## Cordic
module Cordic(clk,rst,phase_step,xin,yin,xout,yout);
parameter IN_WIDTH	= 16; 
parameter EXTRA_BITS	= 6; 
localparam WI			= IN_WIDTH;
localparam WXY			= IN_WIDTH+EXTRA_BITS; 
localparam STG			= WXY; 
input clk;
input rst; 
input signed  [31:0]    phase_step; 
input signed  [WI-1:0]  xin,yin;
output signed [WXY-1:0] xout,yout;
wire signed [31:0] atan_table [0:31];
                 assign atan_table[00] = 32'b0010_0000_0000_0000_0000_0000_0000_0000;
						assign atan_table[01] = 32'b0001_0010_1110_0100_0000_0101_0001_1110;
						assign atan_table[02] = 32'b0000_1001_1111_1011_0011_1000_0101_1011;
						assign atan_table[03] = 32'b0000_0101_0001_0001_0001_0001_1101_0100;
						assign atan_table[04] = 32'b0000_0010_1000_1011_0000_1101_0100_0011;
						assign atan_table[05] = 32'b0000_0001_0100_0101_1101_0111_1110_0001;
						assign atan_table[06] = 32'b0000_0000_1010_0010_1111_0110_0001_1110;
						assign atan_table[07] = 32'b0000_0000_0101_0001_0111_1100_0101_0101;
						assign atan_table[08] = 32'b0000_0000_0010_1000_1011_1110_0101_0011;
						assign atan_table[09] = 32'b0000_0000_0001_0100_0101_1111_0010_1111;
						assign atan_table[10] = 32'b0000_0000_0000_1010_0010_1111_1001_1000;
						assign atan_table[11] = 32'b0000_0000_0000_0101_0001_0111_1100_1100;
						assign atan_table[12] = 32'b0000_0000_0000_0010_1000_1011_1110_0110;
						assign atan_table[13] = 32'b0000_0000_0000_0001_0100_0101_1111_0011;
						assign atan_table[14] = 32'b0000_0000_0000_0000_1010_0010_1111_1010;
						assign atan_table[15] = 32'b0000_0000_0000_0000_0101_0001_0111_1101;
  ...
For scale: ~13,000 cells after synthesis, roughly 1,600 flip-flops, about 110 I/O pins.
make LEC_CHECK=0 CAP_MARGIN=10 CORE_MARGIN=2 CORE_UTILIZATION=72 MAX_ROUTING_LAYER=met4 SETUP_SLACK_MARGIN=-0.33 SLEW_MARGIN=20 finish   # period 3.36 ns
run.sh (not shown) runs the stock make flow with config.mk's settings and CLKGATE_MAP_FILE=.
The starting point produced a layout that fails on setup timing.
==> next run, changes <==
Settings changed: CAP_MARGIN 10 to 20, CORE_UTILIZATION 72 to 68, MAX_ROUTING_LAYER met4 to default, SETUP_SLACK_MARGIN -0.33 to default.
Clock period 3.36 ns to 3.55 ns, I/O delays scaled along.
The new run reached the layout checks and failed them: setup timing.
Cell area shrinks by 0.91%.
Global-route usage goes down by 5.5 points.
Worst hold slack gets worse by 0.0067 ns.
Final cell count is lower by 2.0%.
Sequential share of layout area climbs by 0.28 points.
Routed wire length drops by 6.5%.
Setup slack gets better by 0.26 ns.

* * *

red:
The RTL this note starts from:
==> flow/design.v <==
`timescale 1ns / 100ps
module Cordic(clk,rst,phase_step,xin,yin,xout,yout);
parameter IN_WIDTH	= 16; 
parameter EXTRA_BITS	= 6; 
localparam WI			= IN_WIDTH;
localparam WXY			= IN_WIDTH+EXTRA_BITS; 
localparam STG			= WXY; 
input clk;
input rst; 
input signed  [31:0]    phase_step; 
input signed  [WI-1:0]  xin,yin;
output signed [WXY-1:0] xout,yout;
wire signed [31:0] atan_table [0:31];
                 assign atan_table[00] = 32'b0010_0000_0000_0000_0000_0000_0000_0000;
						assign atan_table[01] = 32'b0001_0010_1110_0100_0000_0101_0001_1110;
						assign atan_table[02] = 32'b0000_1001_1111_1011_0011_1000_0101_1011;
						assign atan_table[03] = 32'b0000_0101_0001_0001_0001_0001_1101_0100;
						assign atan_table[04] = 32'b0000_0010_1000_1011_0000_1101_0100_0011;
						assign atan_table[05] = 32'b0000_0001_0100_0101_1101_0111_1110_0001;
						assign atan_table[06] = 32'b0000_0000_1010_0010_1111_0110_0001_1110;
						assign atan_table[07] = 32'b0000_0000_0101_0001_0111_1100_0101_0101;
						assign atan_table[08] = 32'b0000_0000_0010_1000_1011_1110_0101_0011;
						assign atan_table[09] = 32'b0000_0000_0001_0100_0101_1111_0010_1111;
						assign atan_table[10] = 32'b0000_0000_0000_1010_0010_1111_1001_1000;
						assign atan_table[11] = 32'b0000_0000_0000_0101_0001_0111_1100_1100;
						assign atan_table[12] = 32'b0000_0000_0000_0010_1000_1011_1110_0110;
						assign atan_table[13] = 32'b0000_0000_0000_0001_0100_0101_1111_0011;
						assign atan_table[14] = 32'b0000_0000_0000_0000_1010_0010_1111_1010;
						assign atan_table[15] = 32'b0000_0000_0000_0000_0101_0001_0111_1101;
						assign atan_table[16] = 32'b0000_0000_0000_0000_0010_1000_1011_1110;
						assign atan_table[17] = 32'b0000_0000_0000_0000_0001_0100_0101_1111;
						assign atan_table[18] = 32'b0000_0000_0000_0000_0000_1010_0011_0000;
						assign atan_table[19] = 32'b0000_0000_0000_0000_0000_0101_0001_1000;
						assign atan_table[20] = 32'b0000_0000_0000_0000_0000_0010_1000_1100;
						assign atan_table[21] = 32'b0000_0000_0000_0000_0000_0001_0100_0110;
						assign atan_table[22] = 32'b0000_0000_0000_0000_0000_0000_1010_0011;
						assign atan_table[23] = 32'b0000_0000_0000_0000_0000_0000_0101_0001;
						assign atan_table[24] = 32'b0000_0000_0000_0000_0000_0000_0010_1001;
						assign atan_table[25] = 32'b0000_0000_0000_0000_0000_0000_0001_0100;
						assign atan_table[26] = 32'b0000_0000_0000_0000_0000_0000_0000_1010;
						assign atan_table[27] = 32'b0000_0000_0000_0000_0000_0000_0000_0101;
						assign atan_table[28] = 32'b0000_0000_0000_0000_0000_0000_0000_0011;
						assign atan_table[29] = 32'b0000_0000_0000_0000_0000_0000_0000_0010;
						assign atan_table[30] = 32'b0000_0000_0000_0000_0000_0000_0000_0001;
						assign atan_table[31] = 32'b0000_0000_0000_0000_0000_0000_0000_0000;
reg signed [WXY-1:0] X [0:STG-1];
reg signed [WXY-1:0] Y [0:STG-1];
reg signed [31:0]    Z [0:STG-1]; 
reg [31:0] phase_acc;
wire [1:0]  quadrant = phase_acc [31:30]; 
wire signed [WI-1:0] nxin,nyin;
assign nxin = -xin;
assign nyin = -yin;
always @(posedge clk)
	begin
		case(quadrant)
			2'b00,2'b11: 
				begin  
					X[0] <= {xin[WI-1],xin}<<{EXTRA_BITS-1};
					Y[0] <= {yin[WI-1],yin}<<{EXTRA_BITS-1};
					Z[0] <= phase_acc ;
				end
			2'b01:
				begin
					X[0] <= {nyin[WI-1],nyin}<<{EXTRA_BITS-1};
					Y[0] <= {xin[WI-1],xin}<<{EXTRA_BITS-1};
					Z[0] <= {2'b00,phase_acc[29:0]}; 
				end
			2'b10:
				begin
					X[0] <= {yin[WI-1],yin}<<{EXTRA_BITS-1};
					Y[0] <= {nxin[WI-1],nxin}<<{EXTRA_BITS-1};
					Z[0] <= {2'b11,phase_acc[29:0]};
				end
			default:;
		endcase
		if(rst) phase_acc<=32'd0; else phase_acc<=phase_acc+phase_step;
	end
genvar i;
generate
	for(i=0;i<(STG-1);i=i+1)
	begin:ITERATION
	wire z_sign;
	wire signed [WXY-1:0] x_shr,y_shr;
	assign x_shr=X[i]>>>i;
	assign y_shr=Y[i]>>>i;
	assign z_sign=Z[i][31];
	always @ (posedge clk)
			begin
				X[i+1] <= z_sign?(X[i]+y_shr):(X[i]-y_shr);
				Y[i+1] <= z_sign?(Y[i]-x_shr):(Y[i]+x_shr);
				Z[i+1] <= z_sign?(Z[i]+atan_table[i]):(Z[i]-atan_table[i]);
				end
	end
endgenerate
assign xout	=	X[STG-1];
assign yout	=	Y[STG-1];
endmodule
Settings: LEC_CHECK=0, CAP_MARGIN=20, CELL_PAD_IN_SITES_GLOBAL_PLACEMENT=1, CORE_ASPECT_RATIO=0.95, CORE_MARGIN=8, CORE_UTILIZATION=24, GPL_TIMING_DRIVEN=0, MIN_ROUTING_LAYER=met1, SETUP_SLACK_MARGIN=0.65, SLEW_MARGIN=40, TNS_END_PERCENT=35; clock period 4.6 ns.
In summary, red completed successfully, with a layout that passed the timing, design-rule and antenna checks.
Setup changes, red to blue
- setting MAX_ROUTING_LAYER to met5 for the first time
- changing CORE_UTILIZATION from 24 to 15
- setting CTS_CLUSTER_SIZE to 79 for the first time
- changing TNS_END_PERCENT from 35 to 25
- changing CORE_ASPECT_RATIO from 0.95 to 1.97
- setting ABC_AREA to 0 for the first time
- changing SETUP_SLACK_MARGIN from 0.65 to 0.92
- changing CELL_PAD_IN_SITES_GLOBAL_PLACEMENT from 1 to 3
Notes after the runs:
- On wire length, the lower figure sits with red, not blue.
- Of blue and red, the run reporting the lower number of cell instances on the worst register-to-register path was red.
- Clock-cell share of area: red vs blue, no meaningful difference
- blue against red: part of the cycle the worst path needs fell by 0.28 points; post-place setup slack dropped 630 ps.
[inputs] green vs blue
- CELL_PAD_IN_SITES_GLOBAL_PLACEMENT: 3 -> unset
- GPL_TIMING_DRIVEN: 0 -> unset
- MIN_ROUTING_LAYER: met1 -> unset
- MAX_ROUTING_LAYER: met5 -> unset
- CORE_ASPECT_RATIO: 1.97 -> unset
- CORE_MARGIN: 8 -> 2
- ABC_AREA: 0 -> unset
- TNS_END_PERCENT: 25 -> unset
- SETUP_SLACK_MARGIN: 0.92 -> unset
- SLEW_MARGIN: 40 -> 20
- CTS_CLUSTER_SIZE: 79 -> unset
- CORE_UTILIZATION: 15 -> 70
- the clock period (ns, I/O delays scaled along): 4.6 -> 3.21
--- outcome ---
Per the comparison of green with blue, HPWL reported at the end of detailed placement now smaller, post-CTS setup buffer count now larger, core footprint now smaller.
On count of instantiated cells in the yosys netlist, blue and green are basically level.
Status: green FAILED at global routing (tool error)
Modified inputs, orange compared to green
- CORE_UTILIZATION now 71, was 70
- PLACE_DENSITY_LB_ADDON now 0.27, previously not set
- CTS_CLUSTER_DIAMETER now 188, previously not set
- the clock period (ns, I/O delays scaled along) now 4.1, was 3.21
==> comparison <==
No stage failed in orange, and the final checks on the layout all came back clean. Taking green as the reference, in orange weighted congestion at the end of routability-driven global placement decreased about 0.6%; total CTS buffers higher. From green to orange the numbers moved as follows: number of placed instances with taps included -about 10%, HPWL after detailed placement -20 mm, number of placement rows -1. As far as cell area after synthesis goes, green and orange are indistinguishable; the numbers are identical. Re synthesized cell count: no difference whatsoever between green and orange.
The inputs of purple differ from those of orange as listed below.
- removing CTS_CLUSTER_DIAMETER (formerly 188)
- removing PLACE_DENSITY_LB_ADDON (formerly 0.27)
- setting SETUP_SLACK_MARGIN to 0.44 for the first time
- changing CORE_UTILIZATION from 71 to 72
- changing CAP_MARGIN from 20 to 10
- changing the clock period (ns, I/O delays scaled along) from 4.1 to 3.56
Findings:
- Synthesized area per cell came out exactly the same in purple and orange.
- Chip footprint: purple vs orange down 1.4%
- purple did not finish; the tool stopped in global routing with error GRT-0232.
- Cmp purple vs orange: placed instance area higher in purple
- Going from orange to purple, floorplan utilization went up, final weighted congestion in routability-driven placement went down.
